==> inputs of job 9630 <==
## system
module system
  #(parameter WIDTH = 24)
   (input aclk,
    input aresetn,
    input [WIDTH-1:0] s_axis_tdata,
    input s_axis_tvalid,
    output s_axis_tready,
    input s_axis_tlast,
    input [3:0] s_axis_tuser,
    output [2*WIDTH-1:0] m_axis_tdata,
    output m_axis_tvalid,
    input m_axis_tready,
    output m_axis_tlast,
    output [3:0] m_axis_tuser);
==> flow/config.mk <==
export PLATFORM = sky130hd
export DESIGN_NAME = system
export DESIGN_NICKNAME = system
export VERILOG_FILES = /design/flow/design.v
export SDC_FILE = /design/flow/constraint.sdc
export NUM_CORES = 4
export LEC_CHECK = 0
export CAP_MARGIN = 40
export CORE_ASPECT_RATIO = 0.5
export CORE_MARGIN = 2
export CORE_UTILIZATION = 48
export CTS_CLUSTER_DIAMETER = 209
export CTS_CLUSTER_SIZE = 98
export GPL_TIMING_DRIVEN = 1
export HOLD_SLACK_MARGIN = -0.09
export MAX_ROUTING_LAYER = met4
export PLACE_DENSITY = 0.35
export SLEW_MARGIN = 20
export TNS_END_PERCENT = 15
==> flow/constraint.sdc <==
create_clock -name core_clock -period 3.34 [get_ports {aclk}]
set_input_delay 0.6680 -clock core_clock [delete_from_list [all_inputs] [get_ports {aclk}]]
set_output_delay 0.6680 -clock core_clock [all_outputs]
set_load 0.01 [all_outputs]
run.sh (not shown) runs the stock make flow with config.mk's settings and CLKGATE_MAP_FILE=.
==> job 5470: changes against job 9630 <==
==> flow/config.mk (replaced) <==
export PLATFORM = sky130hd
export DESIGN_NAME = system
export DESIGN_NICKNAME = system
export VERILOG_FILES = /design/flow/design.v
export SDC_FILE = /design/flow/constraint.sdc
export NUM_CORES = 4
export LEC_CHECK = 0
export CAP_MARGIN = 0
export CORE_MARGIN = 2
export CORE_UTILIZATION = 72
export SLEW_MARGIN = 20
==> flow/constraint.sdc (replaced) <==
create_clock -name core_clock -period 1.67 [get_ports {aclk}]
set_input_delay 0.3340 -clock core_clock [delete_from_list [all_inputs] [get_ports {aclk}]]
set_output_delay 0.3340 -clock core_clock [all_outputs]
set_load 0.01 [all_outputs]
==> summary of the runs <==
- In synthesized area, job 9630 and job 5470 do not differ.
- Die size: job 9630 is larger than job 5470 (about 50%).
- Job 9630 ran to the end with no violations. Job 5470 failed in clock tree synthesis (4_1_cts) (DPL-0038).
- Synthesized cell count is the same in job 9630 and job 5470.
==> figures <==
| item | job 9630 | job 5470 |
|---|---|---|
| Run status | no timing/DRC/antenna violations | aborted with a tool error |
| Failing step | - | clock tree synthesis (4_1_cts) |
| Setup slack at placement | 0.7949 ns | -0.3001 ns |
| Std-Cell Core Area | 0.01205 sq mm | 0.008175 sq mm |
| AO/OA Area Share | 0.1782 | 0.1782 |
| Gpl congestion | 0.8532 | 0.9466 |
| HPWL after DPL | 12.08 mm | 16.22 mm |
| Number of enable flip-flop cells | 0 | 0 |
| Share of flip-flops with an asynchronous set or reset after synthesis | 0 | 0 |
| Post-synthesis cell type with the largest combined area | sky130_fd_sc_hd__dfxtp_1 | sky130_fd_sc_hd__dfxtp_1 |
| And+or+nand+nor area frac | 0.1018 | 0.1018 |
| Area of the chip | 0.01360 sq mm | 0.009168 sq mm |
| Flip-flop and latch count after synthesis | 97 | 97 |
| Post-Synthesis Cell Area | 0.006061 sq mm | 0.006061 sq mm |
| FP Rows | 28 | 33 |
| Fraction of the mapped netlist area in adder cells | 0 | 0 |
| Horizontal extent of the die | 162.9 um | 95.75 um |
| Area of placed instances | 0.006948 sq mm | 0.007816 sq mm |
| Die Height | 83.46 um | 95.75 um |
| Number of buffer cells added on primary ports | 87 | 87 |
| Syn Inst Count | 613 | 613 |
| Placed insts | 811 | 861 |
| Core utilization at floorplan | 0.5029 | 0.7414 |
| Fraction of post-synthesis cell area in the top cell type by area | 0.3204 | 0.3204 |

========
==> wip/onyx <==
system again, from the RTL that the note above started with.
Design system, start of the top module:
module system
  #(parameter WIDTH = 24)
   (input aclk,
    input aresetn,
    input [WIDTH-1:0] s_axis_tdata,
    input s_axis_tvalid,
    output s_axis_tready,
    input s_axis_tlast,
    input [3:0] s_axis_tuser,
    output [2*WIDTH-1:0] m_axis_tdata,
    output m_axis_tvalid,
    input m_axis_tready,
    output m_axis_tlast,
    output [3:0] m_axis_tuser);
make LEC_CHECK=0 CAP_MARGIN=0 CORE_MARGIN=6 CORE_UTILIZATION=56 CTS_CLUSTER_DIAMETER=287 CTS_CLUSTER_SIZE=87 PLACE_DENSITY=0.35 SETUP_SLACK_MARGIN=0.95 SLEW_MARGIN=20 TNS_END_PERCENT=15 finish   # period 4.0 ns
==> wip/umber: changes against wip/onyx <==
ABC_AREA = 1   (was default)
CORE_MARGIN = 2   (was 6)
CORE_UTILIZATION = 72   (was 56)
CTS_CLUSTER_DIAMETER = default   (was 287)
CTS_CLUSTER_SIZE = 16   (was 87)
PLACE_DENSITY = 0.68   (was 0.35)
SETUP_SLACK_MARGIN = default   (was 0.95)
TNS_END_PERCENT = default   (was 15)
==> flow/constraint.sdc (replaced) <==
create_clock -name core_clock -period 2.13 [get_ports {aclk}]
set_input_delay 0.4260 -clock core_clock [delete_from_list [all_inputs] [get_ports {aclk}]]
set_output_delay 0.4260 -clock core_clock [all_outputs]
set_load 0.01 [all_outputs]
==> out/qor.yml <==
finish:
  comb.multi_input.count: 653
run_status:
  status: "finished clean"
synth:
  ys_sh_aoi: 0.1370
  yosys-top-cells-area: "dfxtp_1 (32%), nand2_1 (13%), xor2_1 (8.8%)"
power:
  comb_power_share: 0.382
die:
  fp_util: 0.7452
worst_setup_path:
  reg2reg_from: "scrambler_i.m_axis_tdata[10]"
That was wip/umber.
==> out/qor.yml <==
run_status:
  status: "finished clean"
synth:
  yosys-top-cells-area: "dfxtp_1 (32%), xnor3_1 (15%), xnor2_1 (6.9%)"
worst_setup_path:
  reg2reg_from: "scrambler_i.m_axis_tuser[1]"
power:
  comb_power_share: 0.359
placed_design:
  routabilityCongestion: 0.8448
die:
  fp_util: 0.5819
global_route:
  grt_pass1_vias: 4636
finish:
  comb.multi_input.count: 445
  fill_cells: 847
clocking:
  cts_setup_buffers: 0
That was wip/onyx.
Power and IR drop assume default switching activity.
